<file path="flow/config.mk">
export PLATFORM = sky130hd
export DESIGN_NAME = sort_pipe
export DESIGN_NICKNAME = sort_pipe
export VERILOG_FILES = /design/flow/design.v
export SDC_FILE = /design/flow/constraint.sdc
export NUM_CORES = 4
export LEC_CHECK = 0
export ABC_AREA = 1
export CAP_MARGIN = 40
export CELL_PAD_IN_SITES_DETAIL_PLACEMENT = 2
export CORE_MARGIN = 2
export CORE_UTILIZATION = 62
export CTS_CLUSTER_DIAMETER = 301
export GPL_ROUTABILITY_DRIVEN = 0
export GPL_TIMING_DRIVEN = 0
export MAX_ROUTING_LAYER = met4
export MIN_ROUTING_LAYER = met2
export SLEW_MARGIN = 20
export TNS_END_PERCENT = 70
</file>
<file path="flow/design.v">
module sort_pipe #(
parameter DATA_WIDTH='d8
)(
input 				          clk,
input 				          rst_n,
input 					      client_val,
input [(8*DATA_WIDTH)-1:0]    client_data,
output reg                    client_rdy,
input 				          sort_rdy,
output reg                    sort_val,
output reg [8*DATA_WIDTH-1:0]   sort_data
);
reg [DATA_WIDTH-1 : 0] D0;
reg [DATA_WIDTH-1 : 0] D1;
reg [DATA_WIDTH-1 : 0] D2;
reg [DATA_WIDTH-1 : 0] D3;
reg [DATA_WIDTH-1 : 0] D4;
reg [DATA_WIDTH-1 : 0] D5;
reg [DATA_WIDTH-1 : 0] D6;
reg [DATA_WIDTH-1 : 0] D7;
reg [DATA_WIDTH-1:0] P0_C0_MAX;
reg [DATA_WIDTH-1:0] P0_C0_MIN;
reg [DATA_WIDTH-1:0] P0_C1_MIN;
reg [DATA_WIDTH-1:0] P0_C1_MAX;
reg [DATA_WIDTH-1:0] P0_C2_MAX;
reg [DATA_WIDTH-1:0] P0_C2_MIN;
reg [DATA_WIDTH-1:0] P0_C3_MIN;
reg [DATA_WIDTH-1:0] P0_C3_MAX;
reg [DATA_WIDTH-1:0] P1_C0_MAX;
reg [DATA_WIDTH-1:0] P1_C0_MIN;
reg [DATA_WIDTH-1:0] P1_C1_MIN;
reg [DATA_WIDTH-1:0] P1_C1_MAX;
reg [DATA_WIDTH-1:0] P1_C2_MAX;
reg [DATA_WIDTH-1:0] P1_C2_MIN;
reg [DATA_WIDTH-1:0] P1_C3_MIN;
reg [DATA_WIDTH-1:0] P1_C3_MAX;
reg [DATA_WIDTH-1:0] P2_C0_MIN;
reg [DATA_WIDTH-1:0] P2_C0_MAX;
reg [DATA_WIDTH-1:0] P2_C1_MIN;
reg [DATA_WIDTH-1:0] P2_C1_MAX;
reg [DATA_WIDTH-1:0] P3_C0_MIN;
reg [DATA_WIDTH-1:0] P3_C0_MAX;
reg [DATA_WIDTH-1:0] P3_C1_MIN;
reg [DATA_WIDTH-1:0] P3_C1_MAX;
reg [DATA_WIDTH-1:0] P3_C2_MIN;
reg [DATA_WIDTH-1:0] P3_C2_MAX;
reg [DATA_WIDTH-1:0] P3_C3_MIN;
reg [DATA_WIDTH-1:0] P3_C3_MAX;
reg [DATA_WIDTH-1:0] P4_C0_MIN;
reg [DATA_WIDTH-1:0] P4_C0_MAX;
reg [DATA_WIDTH-1:0] P4_C1_MAX;
reg [DATA_WIDTH-1:0] P4_C1_MIN;
reg [DATA_WIDTH-1:0] P4_C2_MIN;
reg [DATA_WIDTH-1:0] P4_C2_MAX;
reg [DATA_WIDTH-1:0] P4_C3_MAX;
reg [DATA_WIDTH-1:0] P4_C3_MIN;
reg [DATA_WIDTH-1:0] P5_C0_MIN;
reg [DATA_WIDTH-1:0] P5_C0_MAX;
reg [DATA_WIDTH-1:0] P5_C1_MAX;
reg [DATA_WIDTH-1:0] P5_C1_MIN;
reg [DATA_WIDTH-1:0] P5_C2_MIN;
reg [DATA_WIDTH-1:0] P5_C2_MAX;
reg [DATA_WIDTH-1:0] P5_C3_MAX;
reg [DATA_WIDTH-1:0] P5_C3_MIN;
reg [DATA_WIDTH-1:0] P2_C0_MIN_D;
reg [DATA_WIDTH-1:0] P2_C2_MIN_D;
reg [DATA_WIDTH-1:0] P2_C1_MAX_D;
reg [DATA_WIDTH-1:0] P2_C3_MAX_D;
reg [DATA_WIDTH-1:0] P4_C0_MIN_D;
reg [DATA_WIDTH-1:0] P4_C0_MAX_D;
reg [DATA_WIDTH-1:0] P4_C3_MIN_D;
reg [DATA_WIDTH-1:0] P4_C3_MAX_D;
reg [DATA_WIDTH-1:0] P5_C0_MIN_D;
reg [DATA_WIDTH-1:0] P5_C3_MAX_D;
reg [7:0] vld;
wire adv = ~vld[7] | sort_rdy;
always @(posedge clk or negedge rst_n) begin
if(~rst_n) D0 <= 'b0;
else if(adv) D0 <= client_data[DATA_WIDTH-1 : 0];
end
always @(posedge clk or negedge rst_n) begin
if(~rst_n) D1 <= 'b0;
else if(adv) D1 <=client_data[(2*DATA_WIDTH)-1 : DATA_WIDTH]; 
end
always @(posedge clk or negedge rst_n) begin
if(~rst_n) D2 <= 'b0;
else if(adv) D2 <=client_data[(3*DATA_WIDTH)-1 :(2*DATA_WIDTH)];
end 
always @(posedge clk or negedge rst_n) begin
if(~rst_n) D3 <= 'b0;
else if(adv) D3 <=client_data[(4*DATA_WIDTH)-1 :(3*DATA_WIDTH)];
end 
always @(posedge clk or negedge rst_n) begin
if(~rst_n) D4 <= 'b0;
else if(adv) D4 <=client_data[(5*DATA_WIDTH)-1 :(4*DATA_WIDTH)];
end 
always @(posedge clk or negedge rst_n) begin
if(~rst_n) D5 <= 'b0;
else if(adv) D5 <=client_data[(6*DATA_WIDTH)-1 :(5*DATA_WIDTH)];
end 
always @(posedge clk or negedge rst_n) begin
if(~rst_n) D6 <= 'b0;
else if(adv) D6 <=client_data[(7*DATA_WIDTH)-1 :(6*DATA_WIDTH)];
end 
always @(posedge clk or negedge rst_n) begin
if(~rst_n) D7 <= 'b0;
else if(adv) D7 <=client_data[(8*DATA_WIDTH)-1 :(7*DATA_WIDTH)]; 
end 
always @(posedge clk or negedge rst_n) begin
	if(~rst_n) P0_C0_MIN <= 'b0;
	else if (adv) if (D0 < D1) begin
		P0_C0_MIN <= D0;
	end
	else P0_C0_MIN <= D1;
end
always @(posedge clk or negedge rst_n) begin
	if(~rst_n) P0_C0_MAX <= 'b0;
	else if (adv) if (D0 > D1) begin
		P0_C0_MAX <= D0;
	end
	else P0_C0_MAX <= D1;
end
always @(posedge clk or negedge rst_n) begin
	if(~rst_n) P0_C1_MIN <= 'b0;
	else if (adv) if (D2 < D3) begin
		P0_C1_MIN <= D2;
	end
	else P0_C1_MIN <= D3;
end
always @(posedge clk or negedge rst_n) begin
	if(~rst_n) P0_C1_MAX <= 'b0;
	else if (adv) if (D2 > D3) begin
		P0_C1_MAX <= D2;
	end
	else P0_C1_MAX <= D3;
end
always @(posedge clk or negedge rst_n) begin
	if(~rst_n) P0_C2_MIN <= 'b0;
	else if (adv) if (D4 < D5) begin
		P0_C2_MIN <= D4;
	end
	else P0_C2_MIN <= D5;
end
always @(posedge clk or negedge rst_n) begin
	if(~rst_n) P0_C2_MAX <= 'b0;
	else if (adv) if (D4 > D5) begin
		P0_C2_MAX <= D4;
	end
	else P0_C2_MAX <= D5;
end
always @(posedge clk or negedge rst_n) begin
	if(~rst_n) P0_C3_MIN <= 'b0;
	else if (adv) if (D6 < D7) begin
		P0_C3_MIN <= D6;
	end
	else P0_C3_MIN <= D7;
end
always @(posedge clk or negedge rst_n) begin
	if(~rst_n) P0_C3_MAX <= 'b0;
	else if (adv) if (D6 > D7) begin
		P0_C3_MAX <= D6;
	end
	else P0_C3_MAX <= D7;
end
always @(posedge clk or negedge rst_n) begin
if(~rst_n) P1_C0_MIN <= 'b0;
	else if (adv) if (P0_C0_MIN < P0_C1_MIN) begin
		P1_C0_MIN <=P0_C0_MIN;
	end
	else P1_C0_MIN <= P0_C1_MIN;
end
always @(posedge clk or negedge rst_n) begin
if(~rst_n) P1_C0_MAX <= 'b0;
	else if (adv) if (P0_C0_MIN >P0_C1_MIN) begin
		P1_C0_MAX <=P0_C0_MIN;
	end
	else P1_C0_MAX <= P0_C1_MIN;
end
always @(posedge clk or negedge rst_n) begin
if(~rst_n) P1_C1_MIN <= 'b0;
	else if (adv) if (P0_C0_MAX < P0_C1_MAX) begin
		P1_C1_MIN <=P0_C0_MAX;
	end
	else P1_C1_MIN <= P0_C1_MAX;
end
always @(posedge clk or negedge rst_n) begin
if(~rst_n) P1_C1_MAX <= 'b0;
	else if (adv) if (P0_C0_MAX >P0_C1_MAX) begin
		P1_C1_MAX <=P0_C0_MAX;
	end
	else P1_C1_MAX <= P0_C1_MAX;
end
always @(posedge clk or negedge rst_n) begin
if(~rst_n) P1_C2_MIN <= 'b0;
	else if (adv) if (P0_C2_MIN < P0_C3_MIN) begin
		P1_C2_MIN <=P0_C2_MIN;
	end
	else P1_C2_MIN <= P0_C3_MIN;
end
always @(posedge clk or negedge rst_n) begin
if(~rst_n) P1_C2_MAX <= 'b0;
	else if (adv) if (P0_C2_MIN >P0_C3_MIN) begin
		P1_C2_MAX <=P0_C2_MIN;
end
	else P1_C2_MAX <= P0_C3_MIN;
end
always @(posedge clk or negedge rst_n) begin
if(~rst_n) P1_C3_MIN <= 'b0;
	else if (adv) if (P0_C2_MAX < P0_C3_MAX) begin
		P1_C3_MIN <=P0_C2_MAX;
	end
	else P1_C3_MIN <= P0_C3_MAX;
end
always @(posedge clk or negedge rst_n) begin
if(~rst_n) P1_C3_MAX <= 'b0;
	else if (adv) if (P0_C2_MAX >P0_C3_MAX) begin
		P1_C3_MAX <=P0_C2_MAX;
	end
	else P1_C3_MAX <= P0_C3_MAX;
end
always @(posedge clk or negedge rst_n) begin
if(~rst_n) P2_C0_MIN <= 'b0;
else if (adv) if(P1_C0_MAX<P1_C1_MIN)begin
       P2_C0_MIN<=P1_C0_MAX;
end
	 else P2_C0_MIN<=P1_C1_MIN;
	end
always @(posedge clk or negedge rst_n) begin  
if(~rst_n) P2_C0_MAX <= 'b0;
else if (adv) if(P1_C0_MAX>P1_C1_MIN) begin
     P2_C0_MAX<=P1_C0_MAX;
	 end
	 else P2_C0_MAX<=P1_C1_MIN;
	 end
always @(posedge clk or negedge rst_n) begin
if(~rst_n) P2_C1_MIN <= 'b0;
else if (adv) if(P1_C2_MAX<P1_C3_MIN)begin
     P2_C1_MIN<=P1_C2_MAX;
	 end
	 else P2_C1_MIN<=P1_C3_MIN;
	 end
always @(posedge clk or negedge rst_n) begin  
if(~rst_n) P2_C1_MAX <= 'b0;
else if (adv) if(P1_C2_MAX>P1_C3_MIN)begin
     P2_C1_MAX<=P1_C2_MAX;
	 end
	 else P2_C1_MAX<=P1_C3_MIN;
	 end
always @(posedge clk or negedge rst_n) begin
if(~rst_n) P3_C0_MIN <= 'b0;
else if (adv) if(P2_C0_MIN_D<P2_C2_MIN_D)begin
     P3_C0_MIN<=P2_C0_MIN_D;
	 end
	 else P3_C0_MIN<=P2_C2_MIN_D;
end
always @(posedge clk or negedge rst_n) begin
if(~rst_n) P3_C2_MIN <= 'b0;
else if (adv) if(P2_C0_MIN_D<P2_C2_MIN_D)begin
     P3_C2_MIN<=P2_C2_MIN_D;
	 end
	 else P3_C2_MIN<=P2_C0_MIN_D;
end
always @(posedge clk or negedge rst_n) begin
if(~rst_n) P3_C0_MAX <= 'b0;
else if (adv) if(P2_C0_MIN<P2_C1_MIN)begin
     P3_C0_MAX<=P2_C0_MIN;
	 end
	 else P3_C0_MAX<=P2_C1_MIN;
	 end
always @(posedge clk or negedge rst_n) begin
if(~rst_n) P3_C2_MAX <= 'b0;
else if (adv) if(P2_C0_MIN<P2_C1_MIN)begin
     P3_C2_MAX<=P2_C1_MIN;
	 end
	 else P3_C2_MAX<=P2_C0_MIN;
 end
 always @(posedge clk or negedge rst_n) begin
 if(~rst_n)P3_C1_MIN<='b0;
 else if (adv) if(P2_C0_MAX<P2_C1_MAX)begin
  P3_C1_MIN<=P2_C0_MAX;
  end
  else P3_C1_MIN<=P2_C1_MAX;
  end
   always @(posedge clk or negedge rst_n) begin
 if(~rst_n)P3_C3_MIN<='b0;
 else if (adv) if(P2_C0_MAX<P2_C1_MAX)begin
  P3_C3_MIN<=P2_C1_MAX;
  end
  else P3_C3_MIN<=P2_C0_MAX;
  end
  always @(posedge clk or negedge rst_n) begin
 if(~rst_n)P3_C1_MAX<='b0;
 else if (adv) if(P2_C1_MAX_D<P2_C3_MAX_D)begin
  P3_C1_MAX<=P2_C1_MAX_D;
  end
  else P3_C1_MAX<=P2_C3_MAX_D;
  end
   always @(posedge clk or negedge rst_n) begin
 if(~rst_n)P3_C3_MAX<='b0;
 else if (adv) if(P2_C1_MAX_D<P2_C3_MAX_D)begin
  P3_C3_MAX<=P2_C3_MAX_D;
  end
  else P3_C3_MAX<=P2_C1_MAX_D;
  end
always @(posedge clk or negedge rst_n) begin
  if(~rst_n)P4_C1_MIN<='b0;
  else if (adv) if(P3_C1_MIN>P3_C2_MIN)begin
  P4_C1_MIN<=P3_C2_MIN;
  end
  else P4_C1_MIN <=P3_C1_MIN;
  end
always @(posedge clk or negedge rst_n) begin
  if(~rst_n)P4_C2_MIN<='b0;
  else if (adv) if(P3_C1_MIN>P3_C2_MIN)begin
  P4_C2_MIN<=P3_C1_MIN;
  end
  else P4_C2_MIN <=P3_C2_MIN;
  end 
always @(posedge clk or negedge rst_n) begin
   if(~rst_n) P4_C1_MAX<='b0;
   else if (adv) if(P3_C1_MAX<P3_C2_MAX)begin
   P4_C1_MAX<=P3_C1_MAX;
   end
   else  P4_C1_MAX<=P3_C2_MAX;
   end
always @(posedge clk or negedge rst_n) begin
   if(~rst_n)P4_C2_MAX<='b0;
   else if (adv) if(P3_C1_MAX<P3_C2_MAX)begin
   P4_C2_MAX<=P3_C2_MAX;
   end
   else P4_C2_MAX<=P3_C1_MAX;
   end
always @(posedge clk or negedge rst_n) begin
   if(~rst_n)P5_C0_MAX<='b0;
   else if (adv) if(P4_C0_MAX_D>P4_C1_MIN)begin
   P5_C0_MAX<=P4_C1_MIN;
   end
   else P5_C0_MAX<=P4_C0_MAX_D;
   end
always @(posedge clk or negedge rst_n) begin
   if(~rst_n)P5_C1_MIN<='b0;
   else if (adv) if(P4_C0_MAX_D>P4_C1_MIN)begin
   P5_C1_MIN<=P4_C0_MAX_D;
   end
   else  P5_C1_MIN<=P4_C1_MIN;
end
always @(posedge clk or negedge rst_n) begin
   if(~rst_n)P5_C1_MAX<='b0;
   else if (adv) if(P4_C1_MAX>P4_C2_MIN)begin
   P5_C1_MAX<=P4_C2_MIN;
   end
   else  P5_C1_MAX<=P4_C1_MAX;
end
always @(posedge clk or negedge rst_n) begin
   if(~rst_n)P5_C2_MIN<='b0;
   else if (adv) if(P4_C1_MAX>P4_C2_MIN)begin
   P5_C2_MIN<=P4_C1_MAX;
   end
   else P5_C2_MIN<=P4_C2_MIN;
   end
always @(posedge clk or negedge rst_n) begin
   if(~rst_n)P5_C2_MAX<='b0;
   else if (adv) if(P4_C2_MAX>P4_C3_MIN_D)begin
   	P5_C2_MAX<=P4_C3_MIN_D;
   end
   else  P5_C2_MAX<=P4_C2_MAX;
end
always @(posedge clk or negedge rst_n) begin
   if(~rst_n)P5_C3_MIN<='b0;
   else if (adv) if(P4_C2_MAX>P4_C3_MIN_D)begin
   P5_C3_MIN<=P4_C2_MAX;
   end
   else P5_C3_MIN<=P4_C3_MIN_D;
   end
always @(posedge clk or negedge rst_n) begin
   if(~rst_n) begin
      P2_C0_MIN_D <= 'b0; P2_C2_MIN_D <= 'b0; P2_C1_MAX_D <= 'b0; P2_C3_MAX_D <= 'b0;
      P4_C0_MIN_D <= 'b0; P4_C0_MAX_D <= 'b0; P4_C3_MIN_D <= 'b0; P4_C3_MAX_D <= 'b0;
      P5_C0_MIN_D <= 'b0; P5_C3_MAX_D <= 'b0;
   end
   else if (adv) begin
      P2_C0_MIN_D <= P1_C0_MIN; P2_C2_MIN_D <= P1_C2_MIN; P2_C1_MAX_D <= P1_C1_MAX; P2_C3_MAX_D <= P1_C3_MAX;
      P4_C0_MIN_D <= P3_C0_MIN; P4_C0_MAX_D <= P3_C0_MAX; P4_C3_MIN_D <= P3_C3_MIN; P4_C3_MAX_D <= P3_C3_MAX;
      P5_C0_MIN_D <= P4_C0_MIN_D; P5_C3_MAX_D <= P4_C3_MAX_D;
   end
end
always @(posedge clk or negedge rst_n) begin
   if(~rst_n) vld <= 'b0;
   else if (adv) vld <= {vld[6:0], client_val};
end
always @(posedge clk or negedge rst_n) begin
   if(~rst_n) sort_data <= 64'b0;
   else if (adv)
     sort_data <= {P5_C0_MIN_D,P5_C0_MAX,P5_C1_MIN,P5_C1_MAX,P5_C2_MIN,P5_C2_MAX,P5_C3_MIN,P5_C3_MAX_D};
end
always @(*) begin
   sort_val   = vld[7];
   client_rdy = adv;
end
endmodule
</file>
<file path="flow/constraint.sdc">
create_clock -name core_clock -period 3.0 [get_ports {clk}]
set_input_delay 0.6000 -clock core_clock [delete_from_list [all_inputs] [get_ports {clk}]]
set_output_delay 0.6000 -clock core_clock [all_outputs]
set_load 0.01 [all_outputs]
</file>
<file path="flow/run.sh">
#!/bin/bash
# the make line also repeats each setting of config.mk as NAME=value (left out here)
make -C /OpenROAD-flow-scripts/flow DESIGN_CONFIG=/design/flow/config.mk WORK_HOME=/design/flow/orfs CLKGATE_MAP_FILE= finish
</file>
==> results of run 1 <==
-- metrics by stage --
| step | total power, mW | hold slack, ns | instances | cell area (um^2) |
|---|---|---|---|---|
| 3_3_place_gp | 36.2 | 0.450 | 4281 | 29700 |
| 2_1_floorplan | 29.7 | 0.304 | 3556 | 27700 |
==> out/qor.yml, run 1 <==
status: "stopped before the end"
outcome.stop_stage: "3_5_place_dp"
log_error: "Error: detail_place.tcl, 38 bad optional access"
placementRows: 77
syn_area_per_cell_um2: 7.78
ys_warnings: 1
pin_count: 134
synth_nets: 3771
yosys-top-cells-area: "sky130_fd_sc_hd__dfrtp_1 47%, sky130_fd_sc_hd__nand2_1 20%, sky130_fd_sc_hd__nand3_1 7.6%, sky130_fd_sc_hd__ha_1 6.6%, sky130_fd_sc_hd__inv_1 5.0%"
netlist_area_before_placement_mm2: 0.0277
yosys.stat.chipArea_mm2: 0.0277
count_of_library_flops_with_an_enable_pin: 0
post_synth_num_cell_types: 26
synth.cells.most_frequent: "1,493 x sky130_fd_sc_hd__nand2_1, 520 x sky130_fd_sc_hd__dfrtp_1, 418 x sky130_fd_sc_hd__nand3_1"
ys_sh_simple: 0.325
mux_share: 0
ys_top_logic_family: "simple AND/OR/NAND/NOR gates"
design.die.area_mm2: 0.0463
area_share_of_the_largest_cell_type_after_synthesis: 0.470
chipHeight_um: 215
yosys.area_share.aoi: 0.0513
largest_area_cell: "sky130_fd_sc_hd__dfrtp_1"
syn-instance-count: 3556
ys_cells: 3556
synth.cellmix.xorXnorShare: 0
synth-main-ff-cell: "sky130_fd_sc_hd__dfrtp_1"
netlist.top_cell.by_instances: "sky130_fd_sc_hd__nand2_1"
synth-async-reset-ratio: 1.00
core_area_mm2: 0.0441
numPortBuffers: 133
fp.dieW_um: 215
ys_seq_elements: 520
synth_sequential_area_ratio: 0.470
synth.cellmix.adderShare: 0.0665
floorplan.core_util: 0.627
==> run 2, diff against run 1 <==
ABC_AREA = unset   (was 1)
CAP_MARGIN = 20   (was 40)
CELL_PAD_IN_SITES_DETAIL_PLACEMENT = unset   (was 2)
CORE_UTILIZATION = 71   (was 62)
CTS_CLUSTER_DIAMETER = unset   (was 301)
CTS_CLUSTER_SIZE = 33   (was unset)
GPL_ROUTABILITY_DRIVEN = unset   (was 0)
GPL_TIMING_DRIVEN = unset   (was 0)
MAX_ROUTING_LAYER = unset   (was met4)
MIN_ROUTING_LAYER = unset   (was met2)
PLACE_DENSITY = 0.6   (was unset)
TNS_END_PERCENT = unset   (was 70)
clock period = 1.73 ns   (was 3.0 ns; I/O delays follow)
==> run 2 against run 1 <==
Against the previous run:
- the run fails in 4_1_cts
- die area shrank 11%
- synthesized area increased by 2.1%
- synthesized cell count down 9.4%
==> out/qor.yml, run 2 <==
placementRows: 73  # -5.2%
outcome.stop_stage: "4_1_cts"
synth_nets: 3436  # -8.9%
largest_area_cell: "sky130_fd_sc_hd__dfrtp_1"
synth-async-reset-ratio: 1.00  # unchanged
netlist.top_cell.by_instances: "sky130_fd_sc_hd__nand2_1"
detailedPlacementHpwl_um: 64400
ys_seq_elements: 520  # unchanged
mux_share: 0  # unchanged
synth-main-ff-cell: "sky130_fd_sc_hd__dfrtp_1"
gpl.final_weighted_congestion: 1.02
synth.cells.most_frequent: "604 x sky130_fd_sc_hd__nand2_1, 520 x sky130_fd_sc_hd__dfrtp_1, 347 x sky130_fd_sc_hd__nand3_1"
area_share_of_the_largest_cell_type_after_synthesis: 0.461  # -0.00973
pin_count: 134  # unchanged
fp.dieW_um: 203  # -5.5%
post-place-ws_ns: -0.373
post_synth_num_cell_types: 38  # +46%
floorplan.core_util: 0.716  # +0.0890
yosys.stat.chipArea_mm2: 0.0282  # +2.1%
yosys-top-cells-area: "sky130_fd_sc_hd__dfrtp_1 46%, sky130_fd_sc_hd__nand2_1 8.0%, sky130_fd_sc_hd__ha_1 6.5%, sky130_fd_sc_hd__nand3_1 6.1%, sky130_fd_sc_hd__o21ai_0 4.4%"
synth_sequential_area_ratio: 0.461  # -0.00973
ys_sh_simple: 0.234  # -0.0909
ys_cells: 3221  # -9.4%
syn-instance-count: 3221  # -9.4%
placedInstanceArea_mm2: 0.0337
ys_top_logic_family: "simple AND/OR/NAND/NOR gates"
synth.cellmix.xorXnorShare: 0  # unchanged
chipHeight_um: 203  # -5.5%
design.die.area_mm2: 0.0414  # -11%
count_of_library_flops_with_an_enable_pin: 0  # unchanged
netlist_area_before_placement_mm2: 0.0282  # +2.1%
numPortBuffers: 133  # unchanged
core_area_mm2: 0.0395  # -11%
yosys.area_share.aoi: 0.186  # +0.134
ys_warnings: 1  # unchanged
syn_area_per_cell_um2: 8.77  # +13%
status: "stopped before the end"
synth.cellmix.adderShare: 0.0651  # -0.00138
log_error: "[ERROR DPL-0033] detailed placement checks failed during check placement."
[run 2: metrics by stage]
| stage | total power [mW] | instances | hold WS, ns |
|---|---|---|---|
| 3_5_place_dp | 68.9 | 4205 | 0.254 |
| 2_1_floorplan | 49.4 | 3221 | 0.0504 |
| 3_3_place_gp | 66.0 | 4205 | 0.252 |
==> run 3, diff against run 2 <==
CORE_UTILIZATION = 70   (was 71)
CTS_CLUSTER_DIAMETER = 91   (was unset)
CTS_CLUSTER_SIZE = unset   (was 33)
clock period = 1.77 ns   (was 1.73 ns; I/O delays follow)
==> run 3 against run 2 <==
Against the previous run:
- the flow stops in 5_1_grt
- die area up 1.4%
- synthesized area unchanged
- synthesized cell count unchanged
==> out/qor.yml, run 3 <==
ys_top_logic_family: "simple AND/OR/NAND/NOR gates"
gpl.final_weighted_congestion: 1.11  # +9.0%
yosys.stat.chipArea_mm2: 0.0282  # unchanged
placedInstanceArea_mm2: 0.0334  # -0.91%
synth_sequential_area_ratio: 0.461  # unchanged
post_synth_num_cell_types: 38  # unchanged
placementRows: 73  # unchanged
clock_root_buffer: "sky130_fd_sc_hd__clkbuf_16"
cts_sinks: 520
core_area_mm2: 0.0398  # +0.93%
ys_cells: 3221  # unchanged
synth.cells.most_frequent: "604 x sky130_fd_sc_hd__nand2_1, 520 x sky130_fd_sc_hd__dfrtp_1, 347 x sky130_fd_sc_hd__nand3_1"
dpl.cell_count: 4169  # -0.86%
syn-instance-count: 3221  # unchanged
largest_area_cell: "sky130_fd_sc_hd__dfrtp_1"
detailedPlacementHpwl_um: 63600  # -1.3%
ys_warnings: 1  # unchanged
chipHeight_um: 205  # +0.70%
cts_made_buffers: 53
global_route.overflow_total: 277
synth.cellmix.adderShare: 0.0651  # unchanged
yosys.area_share.aoi: 0.186  # unchanged
status: "stopped before the end"
synth-main-ff-cell: "sky130_fd_sc_hd__dfrtp_1"
ys_seq_elements: 520  # unchanged
area_share_of_the_largest_cell_type_after_synthesis: 0.461  # unchanged
synth-async-reset-ratio: 1.00  # unchanged
cts_htree_levels: 2
synth_nets: 3436  # unchanged
ys_sh_simple: 0.234  # unchanged
mux_share: 0  # unchanged
design.die.area_mm2: 0.0420  # +1.4%
track_usage: 0.835
netlist_area_before_placement_mm2: 0.0282  # unchanged
pin_count: 134  # unchanged
synth.cellmix.xorXnorShare: 0  # unchanged
count_of_library_flops_with_an_enable_pin: 0  # unchanged
numPortBuffers: 133  # unchanged
syn_area_per_cell_um2: 8.77  # unchanged
max-clock-path-buffers: 3
outcome.stop_stage: "5_1_grt"
yosys-top-cells-area: "sky130_fd_sc_hd__dfrtp_1 46%, sky130_fd_sc_hd__nand2_1 8.0%, sky130_fd_sc_hd__ha_1 6.5%, sky130_fd_sc_hd__nand3_1 6.1%, sky130_fd_sc_hd__o21ai_0 4.4%"
post-place-ws_ns: -0.356  # +0.0174 ns
floorplan.core_util: 0.709  # -0.00657
log_error: "[ERROR GRT-0116] Global routing finished with congestion. Check the congestion regions in the DRC Viewer."
fp.dieW_um: 205  # +0.70%
netlist.top_cell.by_instances: "sky130_fd_sc_hd__nand2_1"
-- run 3: metal layers --
layer,track usage,overflow
met1,0.829,1
met2,0.979,134
met3,0.694,14
met4,0.893,128
met5,0.269,0
-- run 3: repair_timing --
| action | CTS |
|---|---|
| pin swaps | 236 |
| endpoints found under the setup margin | 330 |
| gates cloned | 10 |
| setup buffers | 106 |
| hold buffers | 1 |
| gates resized | 601 |
| hold endpoints to repair | 148 |
==> run 4, diff against run 3 <==
ABC_AREA = 0   (was unset)
CELL_PAD_IN_SITES_GLOBAL_PLACEMENT = 0   (was unset)
CORE_UTILIZATION = 57   (was 70)
CTS_CLUSTER_DIAMETER = unset   (was 91)
CTS_CLUSTER_SIZE = 69   (was unset)
GPL_TIMING_DRIVEN = 1   (was unset)
MAX_ROUTING_LAYER = met5   (was unset)
PLACE_DENSITY = unset   (was 0.6)
PLACE_DENSITY_LB_ADDON = 0.29   (was unset)
SETUP_SLACK_MARGIN = -0.12   (was unset)
clock period = 2.53 ns   (was 1.77 ns; I/O delays follow)
==> run 4 against run 3 <==
Against the previous run:
- now clean on timing, DRC and antenna
- synthesized cell count is the same
- die area up 22%
- synthesized area unchanged
==> out/qor.yml, run 4 <==
status: "no timing/DRC/antenna violations"
skew_ns: 0.0211
ant_nets: 0
synth-main-ff-cell: "sky130_fd_sc_hd__dfrtp_1"
fp.dieW_um: 227  # +11%
cp_top_family: "AND-OR/OR-AND gates"
synth-async-reset-ratio: 1.00  # unchanged
core_area_mm2: 0.0490  # +23%
yosys-top-cells-area: "sky130_fd_sc_hd__dfrtp_1 46%, sky130_fd_sc_hd__nand2_1 8.0%, sky130_fd_sc_hd__ha_1 6.5%, sky130_fd_sc_hd__nand3_1 6.1%, sky130_fd_sc_hd__o21ai_0 4.4%"
cts_htree_levels: 2  # unchanged
cp-endpoint: "P5_C1_MIN[5]"
pwr-share-clk: 0.173
setup_violations: 0
synth_nets: 3436  # unchanged
comb_area_mm2: 0.0137
count_of_library_flops_with_an_enable_pin: 0  # unchanged
synth.cellmix.adderShare: 0.0651  # unchanged
gr-usage-met2: 0.503
clk_pin_slew_ns: 0.07
routed-via-count: 24700
numPortBuffers: 133  # unchanged
power.static_leakage_nw: 14.7
max-clock-path-buffers: 3  # unchanged
largest_area_cell: "sky130_fd_sc_hd__dfrtp_1"
ys_top_logic_family: "simple AND/OR/NAND/NOR gates"
required_ns: 3.05
grt_start_max_net_pins: 129
area_growth_syn_to_layout_pct: 14.6
ys_sh_simple: 0.234  # unchanged
share_seq_of_total_power: 0.321
cts_sinks: 520  # unchanged
switching_share: 0.456
worstPathArrival_ns: 2.71
cts_setup_buffers: 0  # -100%
drt-vias-per-instance: 6.14
hold_depth: 3
slowest_stage: "sky130_fd_sc_hd__o21ai_2"
p_switching_mw: 22.9
worstPathMaxFanout: 16
powerDensity_mw_per_mm2: 1550
worstHoldStart: "client_data[52]"
route.antenna.diode_count: 0
drt_first_iter_violations: 2395
final_period_minus_worst_setup_slack_ns: 2.19
netlist_area_before_placement_mm2: 0.0282  # unchanged
grtUsageMet1: 0.386
tns_ns: 0
dpl.cell_count: 3916  # -6.1%
origin_of_the_worst_setup_path: "P4_C1_MIN[3]"
timing.hold.worst.class: "primary input to flop"
synth.cells.most_frequent: "604 x sky130_fd_sc_hd__nand2_1, 520 x sky130_fd_sc_hd__dfrtp_1, 347 x sky130_fd_sc_hd__nand3_1"
detailedRoute.firstPassIterationCount: 6
power_group_with_the_largest_share: "combinational logic"
timing_worst_setup_path_type: "flop to flop"
sequential_area_mm2: 0.0130
placementRows: 81  # +11%
chipHeight_um: 227  # +11%
synth_sequential_area_ratio: 0.461  # unchanged
worst_r2r_startpoint: "P4_C1_MIN[3]"
placedInstanceArea_mm2: 0.0304  # -9.2%
cts_tree: "done"
cp-start-kind: "flop"
worst_setup_slack_for_register_to_register_paths_ns: 0.34
mux_share: 0  # unchanged
rsz_0062_raised_after_global_routing: "false"
pg_seq_mw: 16.1
cts_made_buffers: 57  # +7.5%
grt_antenna_before_repair: 0
whs_ns: 0.410
clockNetworkPower_mw: 8.67
hold_worst_path_end: "D6[4]"
r2r-end: "P5_C1_MIN[5]"
detailedPlacementHpwl_um: 53800  # -15%
power.internal_mw: 27.3
yosys.stat.chipArea_mm2: 0.0282  # unchanged
floorplan.core_util: 0.577  # -0.132
worstMarginPinSlew_ns: 0.973
grt_most_used_layer: "met2"
cpPeakStageDelay_ns: 0.58
final_net_count: 3527
netlist.top_cell.by_instances: "sky130_fd_sc_hd__nand2_1"
drv.max_cap_violation_count: 0
route.detailed.drc: 0
syn-instance-count: 3221  # unchanged
log.warning_count: 30
reg2reg_depth: 6
globalRouteMet3Util: 0.0491
area_share_of_the_largest_cell_type_after_synthesis: 0.461  # unchanged
drv_slew: 0
final_cell_area_mm2: 0.0324
wirelength_um: 75700
critical_path_cell_by_cell: "inv_1 > ha_1 > nand4_1 > o21ai_2 > nand3_1 > a31oi_1"
finalClockPeriodUsage: 0.867
gpl.final_weighted_congestion: 0.984  # -11%
global_route.overflow_total: 0
pin_count: 134  # unchanged
number_of_global_route_vias_before_repair: 23900
timing.critical_path.buf_inv: 1
ys_seq_elements: 520  # unchanged
filler_cell_count: 4048
post_synth_num_cell_types: 38  # unchanged
comb_power_share: 0.506
maxSlewHeadroom: 0.347
clock_root_buffer: "sky130_fd_sc_hd__clkbuf_16"
design.die.area_mm2: 0.0513  # +22%
timing.final.hold_violations: 0
max-vdd-ir-drop_v: 0.000758
clkLatencyLatePin_ns: 0.63
ys_cells: 3221  # unchanged
ys_warnings: 1  # unchanged
syn_area_per_cell_um2: 8.77  # unchanged
stdcell_count: 4023
worst-path-stages: 6
fmax_mhz: 456
grt_first_pass_wirelength_um: 124000
synth.cellmix.xorXnorShare: 0  # unchanged
comb_cell_power_mw: 25.4
yosys.area_share.aoi: 0.186  # unchanged
wire_per_inst_um: 18.8
cts_resized: 0  # -100%
critPathCaptureType: "flop"
track_usage: 0.300
[run 4: what timing repair did]
action	CTS	global route
hold buffers	1	0
hold endpoints to repair	39	0
endpoints found under the setup margin	0	0
[run 4: metrics by stage]
step | total power [mW] | setup WS [ns] | util
after detailed placement | 41.0 | 0.195 | 0.620
after CTS | 49.9 | 0.267 | 0.661
final | 50.2 | 0.337 | 0.661
after global routing | 54.0 | 0.245 | 0.661
after global placement | 39.9 | 0.215 | 0.620
after floorplan | 33.8 | 0.810 | -
[run 4: routing by layer]
metal / wire [um] / share of wire / vias to the layer above
met5: 0 / 0 / -
met4: 3280 / 0.043 / 0
met3: 4510 / 0.060 / 219
met2: 36800 / 0.49 / 931
met1: 31000 / 0.41 / 11900
li1: - / - / 11600
[run 4: area by class of cell]
class	count	share of cell area
clock buffer	84	0.0538
clock inverter	22	0.00738
inverter	148	0.0174
multi-input combinational	2365	0.424
sequential	520	0.402
tap	664	0.0257
timing repair buffer	220	0.0696
==> run 5, diff against run 4 <==
ABC_AREA = 1   (was 0)
CELL_PAD_IN_SITES_GLOBAL_PLACEMENT = unset   (was 0)
CORE_UTILIZATION = 69   (was 57)
CTS_CLUSTER_DIAMETER = 375   (was unset)
CTS_CLUSTER_SIZE = 97   (was 69)
GPL_TIMING_DRIVEN = unset   (was 1)
MAX_ROUTING_LAYER = unset   (was met5)
PLACE_DENSITY = 0.42   (was unset)
PLACE_DENSITY_LB_ADDON = unset   (was 0.29)
SETUP_SLACK_MARGIN = unset   (was -0.12)
clock period = 1.42 ns   (was 2.53 ns; I/O delays follow)
==> run 5 against run 4 <==
Against the previous run:
- the run now fails in 4_1_cts
- synthesized cell count up 10%
- synthesized area is 2.1% lower
- die area is 19% lower
==> out/qor.yml, run 5 <==
post-place-ws_ns: -0.482  # -0.677 ns
chipHeight_um: 204  # -9.9%
syn-instance-count: 3556  # +10%
synth-main-ff-cell: "sky130_fd_sc_hd__dfrtp_1"
ys_cells: 3556  # +10%
synth.cells.most_frequent: "1,493 x sky130_fd_sc_hd__nand2_1, 520 x sky130_fd_sc_hd__dfrtp_1, 418 x sky130_fd_sc_hd__nand3_1"
netlist.top_cell.by_instances: "sky130_fd_sc_hd__nand2_1"
syn_area_per_cell_um2: 7.78  # -11%
ys_top_logic_family: "simple AND/OR/NAND/NOR gates"
synth_nets: 3771  # +9.7%
placedInstanceArea_mm2: 0.0338  # +11%
core_area_mm2: 0.0396  # -19%
yosys.area_share.aoi: 0.0513  # -0.134
ys_sh_simple: 0.325  # +0.0909
synth.cellmix.adderShare: 0.0665  # +0.00138
ys_seq_elements: 520  # unchanged
outcome.stop_stage: "4_1_cts"
synth-async-reset-ratio: 1.00  # unchanged
ys_warnings: 1  # unchanged
detailedPlacementHpwl_um: 55400  # +3.1%
synth.cellmix.xorXnorShare: 0  # unchanged
fp.dieW_um: 204  # -9.9%
status: "stopped before the end"
mux_share: 0  # unchanged
floorplan.core_util: 0.698  # +0.121
count_of_library_flops_with_an_enable_pin: 0  # unchanged
gpl.final_weighted_congestion: 0.951  # -3.4%
yosys.stat.chipArea_mm2: 0.0277  # -2.1%
netlist_area_before_placement_mm2: 0.0277  # -2.1%
synth_sequential_area_ratio: 0.470  # +0.00973
pin_count: 134  # unchanged
numPortBuffers: 133  # unchanged
area_share_of_the_largest_cell_type_after_synthesis: 0.470  # +0.00973
placementRows: 73  # -9.9%
largest_area_cell: "sky130_fd_sc_hd__dfrtp_1"
dpl.cell_count: 4539  # +16%
log_error: "[ERROR DPL-0033] detailed placement checks failed during check placement."
post_synth_num_cell_types: 26  # -32%
design.die.area_mm2: 0.0417  # -19%
yosys-top-cells-area: "sky130_fd_sc_hd__dfrtp_1 47%, sky130_fd_sc_hd__nand2_1 20%, sky130_fd_sc_hd__nand3_1 7.6%, sky130_fd_sc_hd__ha_1 6.6%, sky130_fd_sc_hd__inv_1 5.0%"
==> run 6, diff against run 5 <==
CORE_UTILIZATION = 72   (was 69)
CTS_CLUSTER_DIAMETER = 374   (was 375)
CTS_CLUSTER_SIZE = 93   (was 97)
PLACE_DENSITY = 0.39   (was 0.42)
SETUP_SLACK_MARGIN = 0.18   (was unset)
clock period = 1.86 ns   (was 1.42 ns; I/O delays follow)
==> run 6 against run 5 <==
Against the previous run:
- synthesized cell count unchanged
- synthesized area unchanged
- die area decreased by 4.1%
- the run fails in 5_1_grt
==> out/qor.yml, run 6 <==
log_error: "[ERROR DPL-0038] Utilization greater than 100%, impossible to legalize"
syn-instance-count: 3556  # unchanged
post_synth_num_cell_types: 26  # unchanged
clock_root_buffer: "sky130_fd_sc_hd__clkbuf_16"
status: "stopped before the end"
detailedPlacementHpwl_um: 50700  # -8.6%
ys_top_logic_family: "simple AND/OR/NAND/NOR gates"
outcome.stop_stage: "5_1_grt"
placementRows: 71  # -2.7%
area_share_of_the_largest_cell_type_after_synthesis: 0.470  # unchanged
synth.cellmix.adderShare: 0.0665  # unchanged
numPortBuffers: 133  # unchanged
yosys.stat.chipArea_mm2: 0.0277  # unchanged
pin_count: 134  # unchanged
synth.cellmix.xorXnorShare: 0  # unchanged
max-clock-path-buffers: 3
syn_area_per_cell_um2: 7.78  # unchanged
ys_seq_elements: 520  # unchanged
yosys-top-cells-area: "sky130_fd_sc_hd__dfrtp_1 47%, sky130_fd_sc_hd__nand2_1 20%, sky130_fd_sc_hd__nand3_1 7.6%, sky130_fd_sc_hd__ha_1 6.6%, sky130_fd_sc_hd__inv_1 5.0%"
count_of_library_flops_with_an_enable_pin: 0  # unchanged
yosys.area_share.aoi: 0.0513  # unchanged
core_area_mm2: 0.0378  # -4.8%
cts_made_buffers: 9
cts_sinks: 520
ys_sh_simple: 0.325  # unchanged
placedInstanceArea_mm2: 0.0305  # -9.8%
synth_nets: 3771  # unchanged
floorplan.core_util: 0.733  # +0.0348
ys_cells: 3556  # unchanged
synth.cells.most_frequent: "1,493 x sky130_fd_sc_hd__nand2_1, 520 x sky130_fd_sc_hd__dfrtp_1, 418 x sky130_fd_sc_hd__nand3_1"
netlist.top_cell.by_instances: "sky130_fd_sc_hd__nand2_1"
chipHeight_um: 200  # -2.1%
synth_sequential_area_ratio: 0.470  # unchanged
fp.dieW_um: 200  # -2.1%
largest_area_cell: "sky130_fd_sc_hd__dfrtp_1"
gpl.final_weighted_congestion: 0.930  # -2.3%
mux_share: 0  # unchanged
ys_warnings: 1  # unchanged
post-place-ws_ns: -0.141  # +0.340 ns
design.die.area_mm2: 0.0400  # -4.1%
synth-async-reset-ratio: 1.00  # unchanged
netlist_area_before_placement_mm2: 0.0277  # unchanged
cts_htree_levels: 1
synth-main-ff-cell: "sky130_fd_sc_hd__dfrtp_1"
-- run 6: through the flow --
stage,utilization,hold slack (ns),instances,setup TNS [ns]
2_1_floorplan,-,0.0764,3556,0
3_3_place_gp,0.807,0.289,4218,-0.853
3_5_place_dp,0.807,0.289,4218,-17.34
4_1_cts,0.901,0.197,4399,0
-- run 6: repair_timing --
| item | CTS |
|---|---|
| cloned | 25 |
| pin swaps | 115 |
| buffers inserted | 145 |
| endpoints found under the setup margin | 337 |
| hold endpoints to repair | 140 |
| hold buffers | 1 |
| resized | 518 |
==> run 7, diff against run 6 <==
ABC_AREA = unset   (was 1)
CELL_PAD_IN_SITES_DETAIL_PLACEMENT = 0   (was unset)
CELL_PAD_IN_SITES_GLOBAL_PLACEMENT = 3   (was unset)
CORE_ASPECT_RATIO = 1.28   (was unset)
CTS_CLUSTER_DIAMETER = unset   (was 374)
CTS_CLUSTER_SIZE = unset   (was 93)
GPL_ROUTABILITY_DRIVEN = 1   (was unset)
MAX_ROUTING_LAYER = met4   (was unset)
MIN_ROUTING_LAYER = met1   (was unset)
PLACE_DENSITY = unset   (was 0.39)
PLACE_DENSITY_LB_ADDON = 0.19   (was unset)
SETUP_SLACK_MARGIN = 0.51   (was 0.18)
clock period = 2.12 ns   (was 1.86 ns; I/O delays follow)
==> run 7 against run 6 <==
Against the previous run:
- the run fails in 3_1_place_gp_skip_io
- synthesized cell count down 9.4%
- die area grew 2.1%
- synthesized area up 2.1%
==> out/qor.yml, run 7 <==
synth-main-ff-cell: "sky130_fd_sc_hd__dfrtp_1"
synth.cellmix.adderShare: 0.0651  # -0.00138
yosys-top-cells-area: "sky130_fd_sc_hd__dfrtp_1 46%, sky130_fd_sc_hd__nand2_1 8.0%, sky130_fd_sc_hd__ha_1 6.5%, sky130_fd_sc_hd__nand3_1 6.1%, sky130_fd_sc_hd__o21ai_0 4.4%"
floorplan.core_util: 0.726  # -0.00626
largest_area_cell: "sky130_fd_sc_hd__dfrtp_1"
fp.dieW_um: 179  # -10%
post_synth_num_cell_types: 38  # +46%
yosys.stat.chipArea_mm2: 0.0282  # +2.1%
yosys.area_share.aoi: 0.186  # +0.134
area_share_of_the_largest_cell_type_after_synthesis: 0.461  # -0.00973
design.die.area_mm2: 0.0408  # +2.1%
outcome.stop_stage: "3_1_place_gp_skip_io"
core_area_mm2: 0.0389  # +3.0%
netlist.top_cell.by_instances: "sky130_fd_sc_hd__nand2_1"
syn_area_per_cell_um2: 8.77  # +13%
ys_sh_simple: 0.234  # -0.0909
status: "stopped before the end"
count_of_library_flops_with_an_enable_pin: 0  # unchanged
ys_warnings: 1  # unchanged
ys_top_logic_family: "simple AND/OR/NAND/NOR gates"
synth_sequential_area_ratio: 0.461  # -0.00973
synth-async-reset-ratio: 1.00  # unchanged
synth.cellmix.xorXnorShare: 0  # unchanged
synth_nets: 3436  # -8.9%
synth.cells.most_frequent: "604 x sky130_fd_sc_hd__nand2_1, 520 x sky130_fd_sc_hd__dfrtp_1, 347 x sky130_fd_sc_hd__nand3_1"
syn-instance-count: 3221  # -9.4%
netlist_area_before_placement_mm2: 0.0282  # +2.1%
log_error: "[ERROR FLW-0024] Place density exceeds 1.0 (current PLACE_DENSITY_LB_ADDON =  0.19). Please check if the value of  PLACE_DENSITY_LB_ADDON is between 0 and 0.99."
placementRows: 82  # +15%
mux_share: 0  # unchanged
chipHeight_um: 228  # +14%
ys_seq_elements: 520  # unchanged
ys_cells: 3221  # -9.4%
==> run 8, diff against run 7 <==
ABC_AREA = 1   (was unset)
CAP_MARGIN = 0   (was 20)
CELL_PAD_IN_SITES_DETAIL_PLACEMENT = unset   (was 0)
CELL_PAD_IN_SITES_GLOBAL_PLACEMENT = unset   (was 3)
CORE_ASPECT_RATIO = unset   (was 1.28)
CTS_CLUSTER_DIAMETER = 356   (was unset)
CTS_CLUSTER_SIZE = 30   (was unset)
GPL_ROUTABILITY_DRIVEN = unset   (was 1)
HOLD_SLACK_MARGIN = 0.29   (was unset)
MAX_ROUTING_LAYER = unset   (was met4)
MIN_ROUTING_LAYER = unset   (was met1)
PLACE_DENSITY = 0.78   (was unset)
PLACE_DENSITY_LB_ADDON = unset   (was 0.19)
SETUP_SLACK_MARGIN = -0.07   (was 0.51)
clock period = 1.6 ns   (was 2.12 ns; I/O delays follow)
==> run 8 against run 7 <==
Against the previous run:
- the flow stops in 5_1_grt
- synthesized area decreased by 2.1%
- die area decreased by 2.1%
- synthesized cell count increased by 10%
==> out/qor.yml, run 8 <==
synth_sequential_area_ratio: 0.470  # +0.00973
placementRows: 71  # -13%
track_usage: 0.800
synth.cellmix.adderShare: 0.0665  # +0.00138
yosys.stat.chipArea_mm2: 0.0277  # -2.1%
area_share_of_the_largest_cell_type_after_synthesis: 0.470  # +0.00973
pin_count: 134
cts_htree_levels: 1
cts_sinks: 520
chipHeight_um: 200  # -12%
synth-main-ff-cell: "sky130_fd_sc_hd__dfrtp_1"
synth-async-reset-ratio: 1.00  # unchanged
post_synth_num_cell_types: 26  # -32%
count_of_library_flops_with_an_enable_pin: 0  # unchanged
detailedPlacementHpwl_um: 59000
netlist.top_cell.by_instances: "sky130_fd_sc_hd__nand2_1"
placedInstanceArea_mm2: 0.0325
cts_made_buffers: 21
yosys-top-cells-area: "sky130_fd_sc_hd__dfrtp_1 47%, sky130_fd_sc_hd__nand2_1 20%, sky130_fd_sc_hd__nand3_1 7.6%, sky130_fd_sc_hd__ha_1 6.6%, sky130_fd_sc_hd__inv_1 5.0%"
netlist_area_before_placement_mm2: 0.0277  # -2.1%
largest_area_cell: "sky130_fd_sc_hd__dfrtp_1"
status: "stopped before the end"
dpl.cell_count: 4475
ys_cells: 3556  # +10%
ys_top_logic_family: "simple AND/OR/NAND/NOR gates"
design.die.area_mm2: 0.0400  # -2.1%
log_error: "[ERROR GRT-0116] Global routing finished with congestion. Check the congestion regions in the DRC Viewer."
gpl.final_weighted_congestion: 0.947
ys_sh_simple: 0.325  # +0.0909
fp.dieW_um: 200  # +12%
syn-instance-count: 3556  # +10%
yosys.area_share.aoi: 0.0513  # -0.134
ys_warnings: 1  # unchanged
mux_share: 0  # unchanged
syn_area_per_cell_um2: 7.78  # -11%
core_area_mm2: 0.0378  # -2.9%
ys_seq_elements: 520  # unchanged
global_route.overflow_total: 63
synth_nets: 3771  # +9.7%
synth.cellmix.xorXnorShare: 0  # unchanged
floorplan.core_util: 0.733  # +0.00626
outcome.stop_stage: "5_1_grt"
max-clock-path-buffers: 3
clock_root_buffer: "sky130_fd_sc_hd__clkbuf_16"
numPortBuffers: 133
synth.cells.most_frequent: "1,493 x sky130_fd_sc_hd__nand2_1, 520 x sky130_fd_sc_hd__dfrtp_1, 418 x sky130_fd_sc_hd__nand3_1"
## run 8: routing by layer
metal | GRT usage | overflow
met5 | 0.417 | 3
met1 | 0.788 | 0
met4 | 0.829 | 39
met3 | 0.670 | 7
met2 | 0.938 | 14
## run 8: what timing repair did
item | 4_1_cts
hold buffers | 2
gates cloned | 20
buffers inserted | 89
resized | 516
hold endpoints to repair | 520
pin swaps | 181
endpoints found under the setup margin | 318
## run 8: stage by stage
stage / setup slack, ns / hold slack [ns]
after floorplan: 0.0149 / 0.0244
after global placement: -0.278 / 0.157
after CTS: -0.218 / 0.297
after detailed placement: -0.352 / 0.162
==> run 9, diff against run 8 <==
ABC_AREA = unset   (was 1)
CAP_MARGIN = 20   (was 0)
CORE_UTILIZATION = 68   (was 72)
CTS_CLUSTER_DIAMETER = unset   (was 356)
HOLD_SLACK_MARGIN = unset   (was 0.29)
PLACE_DENSITY = unset   (was 0.78)
SETUP_SLACK_MARGIN = -0.19   (was -0.07)
clock period = 1.9 ns   (was 1.6 ns; I/O delays follow)
==> run 9 against run 8 <==
Against the previous run:
- now fails the layout checks on negative setup slack
- synthesized area grew 2.1%
- synthesized cell count shrank 9.4%
- die area grew 8.0%
==> out/qor.yml, run 9 <==
status: "finished with violations"
so.violations: "negative setup slack"
skew_ns: 0.0233
clock_root_buffer: "sky130_fd_sc_hd__clkbuf_16"
timing.hold.worst.class: "primary input to flop"
cts_tree: "done"
placementRows: 74  # +4.2%
slowest_stage: "sky130_fd_sc_hd__dfrtp_1"
clkLatencyLatePin_ns: 0.64
pwr-share-clk: 0.146
hold_worst_path_end: "D2[3]"
synth-async-reset-ratio: 1.00  # unchanged
fmax_mhz: 488
synth_nets: 3436  # -8.9%
worstPathMaxFanout: 8
track_usage: 0.396
detailedPlacementHpwl_um: 60500  # +2.5%
critPathCaptureType: "flop"
synth.cellmix.xorXnorShare: 0  # unchanged
finalClockPeriodUsage: 1.08
maxSlewHeadroom: 0.478
worst_setup_slack_for_register_to_register_paths_ns: -0.15
drt_first_iter_violations: 2761
core_area_mm2: 0.0409  # +8.4%
worstMarginPinSlew_ns: 0.783
cts_htree_levels: 2  # +1
ant_nets: 0
global_route.overflow_total: 0
final_net_count: 3857
hold_depth: 3
rsz_0062_raised_after_global_routing: "true"
ys_cells: 3221  # -9.4%
max-vdd-ir-drop_v: 0.00110
ys_warnings: 1  # unchanged
netlist.top_cell.by_instances: "sky130_fd_sc_hd__nand2_1"
pin_count: 134  # unchanged
grt_start_max_net_pins: 90
log.warning_count: 29
timing.final.hold_violations: 0
comb_cell_power_mw: 43.0
stdcell_count: 4217
clockNetworkPower_mw: 10.8
detailedRoute.firstPassIterationCount: 7
synth.cellmix.adderShare: 0.0651  # -0.00138
p_switching_mw: 33.2
r2r-end: "P2_C0_MAX[0]"
ys_sh_simple: 0.234  # -0.0909
floorplan.core_util: 0.690  # -0.0425
numPortBuffers: 133  # unchanged
drv_slew: 0
gpl.final_weighted_congestion: 1.07  # +13%
synth-main-ff-cell: "sky130_fd_sc_hd__dfrtp_1"
setup_violations: 133
whs_ns: 0.275
cts_sinks: 520  # unchanged
cp_top_family: "AND-OR/OR-AND gates"
syn_area_per_cell_um2: 8.77  # +13%
area_share_of_the_largest_cell_type_after_synthesis: 0.461  # -0.00973
final_worst_setup_slack_ns: -0.149
netlist_area_before_placement_mm2: 0.0282  # +2.1%
power.internal_mw: 40.9
cts_made_buffers: 53  # +150%
placedInstanceArea_mm2: 0.0329  # +0.95%
mux_share: 0  # unchanged
origin_of_the_worst_setup_path: "P1_C1_MIN[3]"
worstPathArrival_ns: 2.57
layout.core_utilization: 0.852
yosys-top-cells-area: "sky130_fd_sc_hd__dfrtp_1 46%, sky130_fd_sc_hd__nand2_1 8.0%, sky130_fd_sc_hd__ha_1 6.5%, sky130_fd_sc_hd__nand3_1 6.1%, sky130_fd_sc_hd__o21ai_0 4.4%"
cpPeakStageDelay_ns: 0.41
route.detailed.drc: 0
largest_area_cell: "sky130_fd_sc_hd__dfrtp_1"
drv.max_cap_violation_count: 0
area_growth_syn_to_layout_pct: 23.4
routed-via-count: 27100
syn-instance-count: 3221  # -9.4%
ys_seq_elements: 520  # unchanged
post-place-ws_ns: -0.297  # +0.0554 ns
ys_top_logic_family: "simple AND/OR/NAND/NOR gates"
cp-endpoint: "P2_C0_MAX[0]"
power.static_leakage_nw: 16.3
final_period_minus_worst_setup_slack_ns: 2.05
drt-vias-per-instance: 6.42
switching_share: 0.448
fp.dieW_um: 208  # +3.9%
final_cell_area_mm2: 0.0349
wirelength_um: 85100
grt_antenna_before_repair: 0
number_of_global_route_vias_before_repair: 27100
comb_power_share: 0.581
count_of_library_flops_with_an_enable_pin: 0  # unchanged
pg_seq_mw: 20.2
timing_worst_setup_path_type: "flop to flop"
route.antenna.diode_count: 0
synth_sequential_area_ratio: 0.461  # -0.00973
wire_per_inst_um: 20.2
tns_ns: -5.94
post_synth_num_cell_types: 38  # +46%
powerDensity_mw_per_mm2: 2120
reg2reg_depth: 7
timing.critical_path.buf_inv: 2
yosys.stat.chipArea_mm2: 0.0282  # +2.1%
clk_pin_slew_ns: 0.06
power_group_with_the_largest_share: "combinational logic"
worst_r2r_startpoint: "P1_C1_MIN[3]"
required_ns: 2.43
design.die.area_mm2: 0.0432  # +8.0%
chipHeight_um: 208  # +3.9%
cp-start-kind: "flop"
max-clock-path-buffers: 3  # unchanged
total_power_mw: 74.0
synth.cells.most_frequent: "604 x sky130_fd_sc_hd__nand2_1, 520 x sky130_fd_sc_hd__dfrtp_1, 347 x sky130_fd_sc_hd__nand3_1"
worstHoldStart: "client_data[19]"
share_seq_of_total_power: 0.272
grt_first_pass_wirelength_um: 139000
yosys.area_share.aoi: 0.186  # +0.134
worst-path-stages: 7
dpl.cell_count: 4110  # -8.2%
critical_path_cell_by_cell: "inv_1 > ha_1 > o211ai_1 > buf_4 > a211oi_4 > o21ai_1 > a31oi_1"
==> run 9: final cells by class <==
class                   instances  area [um^2]
flip-flops and latches        520        13000
inverters                     148          563
repair buffers                553         4950
clock buffers                  77         1550
multi-input cells            2366        13900
fillers                      2382         6060
clock inverters                21          243
well taps                     532          666
==> run 9: per-layer routing <==
| metal | part of all wire | track usage | vias to the layer above |
|---|---|---|---|
| met5 | 0 | 0 | - |
| met4 | 0.079 | 0.269 | 0 |
| met3 | 0.070 | 0.0641 | 460 |
| met2 | 0.48 | 0.661 | 1478 |
| met1 | 0.37 | 0.475 | 12800 |
| li1 | - | - | 12300 |
==> run 9: repair_timing <==
action / 4_1_cts / 5_1_grt
endpoints found under the setup margin: 35 / 105
buffers inserted: 3 / 4
gates resized: 4 / 39
hold endpoints to repair: 38 / 0
hold buffers: 1 / 0
pin swaps: 1 / 7
cloned: 0 / 1
==> run 10, diff against run 9 <==
CORE_UTILIZATION = 66   (was 68)
CTS_CLUSTER_SIZE = unset   (was 30)
PLACE_DENSITY = 0.6   (was unset)
SETUP_SLACK_MARGIN = unset   (was -0.19)
clock period = 2.54 ns   (was 1.9 ns; I/O delays follow)
==> run 10 against run 9 <==
Against the previous run:
- the run now finishes clean
- cell count down 8.2%
- combinational power down 41%
- die area up 3.0%
- critical path depth down 4
- non-clock buffer count down 354
- hold slack better by 0.16 ns
- synthesized cell count unchanged
- register-to-register slack better by 0.48 ns
- clock skew down 0.0020 ns
- flip-flop count unchanged
- critical endpoint is now client_rdy
- largest cell class unchanged
==> out/qor.yml, run 10 <==
status: "no timing/DRC/antenna violations"
timing.critical_path.buf_inv: 2  # unchanged
global_route.overflow_total: 0  # unchanged
critical_path_cell_by_cell: "nor2b_4 > inv_8 > clkdlybuf4s50_1"
max-vdd-ir-drop_v: 0.000825  # -25%
cts_htree_levels: 2  # unchanged
critPathCaptureType: "output port"
worstPathArrival_ns: 1.83  # -0.74 ns
grt_antenna_before_repair: 0  # unchanged
powerDensity_mw_per_mm2: 1560  # -27%
drt-vias-per-instance: 6.40  # -0.28%
count_of_library_flops_with_an_enable_pin: 0  # unchanged
netlist_area_before_placement_mm2: 0.0282  # unchanged
cp_top_family: "buffers and inverters"
yosys.area_share.aoi: 0.186  # unchanged
worstMarginPinSlew_ns: 0.897  # +0.114 ns
placementRows: 75  # +1.4%
floorplan.core_util: 0.670  # -0.0198
p_switching_mw: 22.7  # -32%
cp-endpoint: "client_rdy"
area_share_of_the_largest_cell_type_after_synthesis: 0.461  # unchanged
post_synth_num_cell_types: 38  # unchanged
power.static_leakage_nw: 14.5  # -11%
required_ns: 2.03  # -0.40 ns
synth_sequential_area_ratio: 0.461  # unchanged
yosys.stat.chipArea_mm2: 0.0282  # unchanged
wire_per_inst_um: 19.4  # -4.0%
drv.max_cap_violation_count: 0  # unchanged
grt_first_pass_wirelength_um: 123000  # -11%
pg_seq_mw: 16.0  # -21%
largest_area_cell: "sky130_fd_sc_hd__dfrtp_1"
drv_slew: 0  # unchanged
origin_of_the_worst_setup_path: "vld[7]"
fp.dieW_um: 211  # +1.5%
cp-start-kind: "flop"
chipHeight_um: 211  # +1.5%
clkLatencyLatePin_ns: 0.61  # -0.03 ns
grt_start_max_net_pins: 101  # +12%
gpl.final_weighted_congestion: 0.970  # -9.0%
timing.hold.worst.class: "primary input to flop"
detailedPlacementHpwl_um: 53400  # -12%
power.internal_mw: 27.2  # -33%
ys_seq_elements: 520  # unchanged
cts_made_buffers: 54  # +1.9%
wirelength_um: 75000  # -12%
synth_nets: 3436  # unchanged
log.warning_count: 30  # +3.4%
timing_worst_setup_path_type: "flop to output port"
numPortBuffers: 133  # unchanged
track_usage: 0.344  # -0.0524
synth.cellmix.xorXnorShare: 0  # unchanged
ys_sh_simple: 0.234  # unchanged
detailedRoute.firstPassIterationCount: 6  # -1
synth.cellmix.adderShare: 0.0651  # unchanged
design.die.area_mm2: 0.0445  # +3.0%
pin_count: 134  # unchanged
cpPeakStageDelay_ns: 0.56  # +0.15 ns
worst_setup_slack_for_register_to_register_paths_ns: 0.33  # +0.48 ns
syn-instance-count: 3221  # unchanged
cts_setup_buffers: 0  # -3
timing.final.hold_violations: 0  # unchanged
core_area_mm2: 0.0421  # +3.0%
clockNetworkPower_mw: 8.59  # -20%
ys_warnings: 1  # unchanged
synth-main-ff-cell: "sky130_fd_sc_hd__dfrtp_1"
clock_root_buffer: "sky130_fd_sc_hd__clkbuf_16"
worst-path-stages: 3  # -4
hold_depth: 3  # unchanged
post-place-ws_ns: 0.192  # +0.489 ns
tns_ns: 0  # +5.94 ns
syn_area_per_cell_um2: 8.77  # unchanged
finalClockPeriodUsage: 0.920  # -0.158
final_net_count: 3503  # -9.2%
route.detailed.drc: 0  # unchanged
worst_r2r_startpoint: "P3_C2_MIN[3]"
routed-via-count: 24800  # -8.5%
synth-async-reset-ratio: 1.00  # unchanged
hold_worst_path_end: "D6[4]"
rsz_0062_raised_after_global_routing: "false"
clk_pin_slew_ns: 0.06  # about the same
drt_first_iter_violations: 2256  # -18%
final_period_minus_worst_setup_slack_ns: 2.34
number_of_global_route_vias_before_repair: 24000  # -12%
mux_share: 0  # unchanged
max-clock-path-buffers: 3  # unchanged
skew_ns: 0.0214  # -0.00196 ns
route.antenna.diode_count: 0  # unchanged
comb_cell_power_mw: 25.3  # -41%
synth.cells.most_frequent: "604 x sky130_fd_sc_hd__nand2_1, 520 x sky130_fd_sc_hd__dfrtp_1, 347 x sky130_fd_sc_hd__nand3_1"
pwr-share-clk: 0.172  # +0.026
cts_tree: "done"
reg2reg_depth: 6  # -1
netlist.top_cell.by_instances: "sky130_fd_sc_hd__nand2_1"
switching_share: 0.455  # +0.00706
ant_nets: 0  # unchanged
maxSlewHeadroom: 0.398  # -0.0797
fmax_mhz: 428
area_growth_syn_to_layout_pct: 13.3
ys_cells: 3221  # unchanged
r2r-end: "P4_C1_MIN[4]"
yosys-top-cells-area: "sky130_fd_sc_hd__dfrtp_1 46%, sky130_fd_sc_hd__nand2_1 8.0%, sky130_fd_sc_hd__ha_1 6.5%, sky130_fd_sc_hd__nand3_1 6.1%, sky130_fd_sc_hd__o21ai_0 4.4%"
slowest_stage: "sky130_fd_sc_hd__clkdlybuf4s50_1"
ys_top_logic_family: "simple AND/OR/NAND/NOR gates"
share_seq_of_total_power: 0.321  # +0.049
worstHoldStart: "client_data[52]"
comb_power_share: 0.507  # -0.074
filler_cell_count: 3021  # +27%
worstPathMaxFanout: 6  # -2
cts_sinks: 520  # unchanged
final_worst_setup_slack_ns: 0.203  # +0.352 ns
power_group_with_the_largest_share: "combinational logic"
setup_violations: 0  # -100%
[run 10: timing repair]
| item | CTS | global route |
|---|---|---|
| endpoints found under the hold margin | 47 | 0 |
| resized | 0 | 0 |
| hold buffers | 1 | 0 |
[run 10: metrics by stage]
| step | hold slack [ns] | cells | util | instance area (um^2) | total power, mW |
|---|---|---|---|---|---|
| finish | 0.432 | 3871 | 0.759 | 32000 | 49.9 |
| global route | 0.431 | 3871 | 0.759 | 32000 | 53.5 |
| CTS | 0.410 | 3871 | 0.759 | 32000 | 49.6 |
| detailed placement | 0.452 | 3770 | 0.713 | 30100 | 40.8 |
| global placement | 0.442 | 3770 | 0.713 | 30100 | 39.6 |
| floorplan | 0.212 | 3221 | - | 28200 | 33.6 |
[run 10: area by class of cell]
class	count	area, um^2	area share
Clock inverter	27	410	0.0128
Timing Repair Buffer	199	2100	0.0655
Clock buffer	73	1520	0.0476
Tap cell	539	674	0.0211
Sequential cell	520	13000	0.407
Multi-Input combinational cell	2365	13700	0.429
Inverter	148	563	0.0176
[run 10: per-layer routing]
layer,GRT usage,wire [um],vias to the layer above
met3,0.0483,4290,228
met4,0.167,3750,0
met1,0.439,30300,12000
met5,0,0,-
li1,-,-,11600
met2,0.579,36700,999
==> run 11, diff against run 10 <==
CORE_UTILIZATION = 72   (was 66)
CTS_CLUSTER_SIZE = 47   (was unset)
clock period = 2.87 ns   (was 2.54 ns; I/O delays follow)
==> run 11 against run 10 <==
Against the previous run:
- still clean
- count of clock-buffer cells in the layout up 5
- synthesized cell count stayed put
- register-to-register slack improved by 0.31 ns
- synthesized area stayed put
- clock skew about the same
- combinational power down 12%
- worst setup slack improved by 0.21 ns
- highest routed layer unchanged
==> out/qor.yml, run 11 <==
chipHeight_um: 202  # -4.2%
netlist_area_before_placement_mm2: 0.0282  # unchanged
max-clock-path-buffers: 3  # unchanged
finalClockPeriodUsage: 0.855  # -0.0648
clockNetworkPower_mw: 7.24  # -16%
final_net_count: 3472  # -0.88%
cts_tree: "done"
clk_pin_slew_ns: 0.06  # about the same
required_ns: 2.30  # +0.27 ns
track_usage: 0.375  # +0.0308
core_area_mm2: 0.0386  # -8.3%
ys_warnings: 1  # unchanged
wirelength_um: 75800  # +1.1%
clock_root_buffer: "sky130_fd_sc_hd__clkbuf_16"
syn_area_per_cell_um2: 8.77  # unchanged
worstMarginPinSlew_ns: 0.984  # +0.0879 ns
skew_ns: 0.0216  # +0.000187 ns
route.detailed.drc: 0  # unchanged
origin_of_the_worst_setup_path: "sort_rdy"
tns_ns: 0  # unchanged
timing.hold.worst.class: "flop to flop"
cts_setup_buffers: 0  # unchanged
netlist.top_cell.by_instances: "sky130_fd_sc_hd__nand2_1"
final_period_minus_worst_setup_slack_ns: 2.45
log.warning_count: 36  # +20%
p_switching_mw: 20.2  # -11%
critical_path_cell_by_cell: "clkdlybuf4s50_1 > nor2b_4 > inv_8 > clkdlybuf4s50_1"
maxSlewHeadroom: 0.339  # -0.0590
fp.dieW_um: 202  # -4.2%
gpl.final_weighted_congestion: 0.985  # +1.5%
timing_worst_setup_path_type: "primary input to output port"
number_of_global_route_vias_before_repair: 24400  # +1.7%
cts_sinks: 520  # unchanged
status: "no timing/DRC/antenna violations"
fmax_mhz: 407
synth_nets: 3436  # unchanged
synth.cells.most_frequent: "604 x sky130_fd_sc_hd__nand2_1, 520 x sky130_fd_sc_hd__dfrtp_1, 347 x sky130_fd_sc_hd__nand3_1"
grt_antenna_before_repair: 0  # unchanged
post-place-ws_ns: 0.301  # +0.109 ns
hold_worst_path_end: "vld[7]"
sequential_area_mm2: 0.0130  # unchanged
route.antenna.diode_count: 0  # unchanged
pg_seq_mw: 14.2  # -10%
placementRows: 72  # -4.0%
comb_power_share: 0.510  # +0.003
detailedRoute.firstPassIterationCount: 6  # unchanged
grt_first_pass_wirelength_um: 125000  # +1.0%
worstPathArrival_ns: 1.88  # +0.05 ns
area_growth_syn_to_layout_pct: 11.8
ys_cells: 3221  # unchanged
yosys.stat.chipArea_mm2: 0.0282  # unchanged
slowest_stage: "sky130_fd_sc_hd__clkdlybuf4s50_1"
detailedPlacementHpwl_um: 51800  # -3.0%
critPathCaptureType: "output port"
placedInstanceArea_mm2: 0.0298  # -1.0%
ys_top_logic_family: "simple AND/OR/NAND/NOR gates"
numPortBuffers: 133  # unchanged
powerDensity_mw_per_mm2: 1380  # -11%
comb_cell_power_mw: 22.3  # -12%
r2r-end: "P4_C2_MIN[0]"
cts_htree_levels: 2  # unchanged
worstPathMaxFanout: 11  # +5
setup_violations: 0  # unchanged
cp-start-kind: "primary input"
largest_area_cell: "sky130_fd_sc_hd__dfrtp_1"
yosys-top-cells-area: "sky130_fd_sc_hd__dfrtp_1 46%, sky130_fd_sc_hd__nand2_1 8.0%, sky130_fd_sc_hd__ha_1 6.5%, sky130_fd_sc_hd__nand3_1 6.1%, sky130_fd_sc_hd__o21ai_0 4.4%"
comb_area_mm2: 0.0137  # about the same
rsz_0062_raised_after_global_routing: "false"
post_synth_num_cell_types: 38  # unchanged
final_cell_area_mm2: 0.0316  # -1.3%
syn-instance-count: 3221  # unchanged
run 11: metrics by stage:
stage	util	power [mW]	instances
2_1_floorplan	-	29.8	3221
3_3_place_gp	0.770	34.5	3719
3_5_place_dp	0.770	35.7	3719
4_1_cts	0.817	43.2	3815
5_1_grt	0.817	46.7	3815
6_report	0.817	43.7	3815
run 11: timing repair:
action                                 in CTS  in global routing
resized                                     0                  0
setup endpoints to repair                   0                  0
hold buffers                                1                  0
endpoints found under the hold margin      40                  0
run 11: layout make-up:
| type | count | share of cell area |
|---|---|---|
| Timing Repair Buffer | 169 | 0.0577 |
| Clock inverter | 17 | 0.00784 |
| Multi-Input combinational cell | 2365 | 0.435 |
| Clock buffer | 78 | 0.0495 |
| Inverter | 148 | 0.0178 |
| Tap cell | 518 | 0.0205 |
| Sequential cell | 520 | 0.412 |
run 11: per-layer routing:
metal / share of wire / vias up / GRT usage
met5: 0 / - / 0
met4: 0.055 / 0 / 0.215
met3: 0.068 / 277 / 0.0508
met2: 0.49 / 1307 / 0.619
met1: 0.39 / 12100 / 0.478
li1: - / 11500 / -
Power and IR drop assume default switching activity.
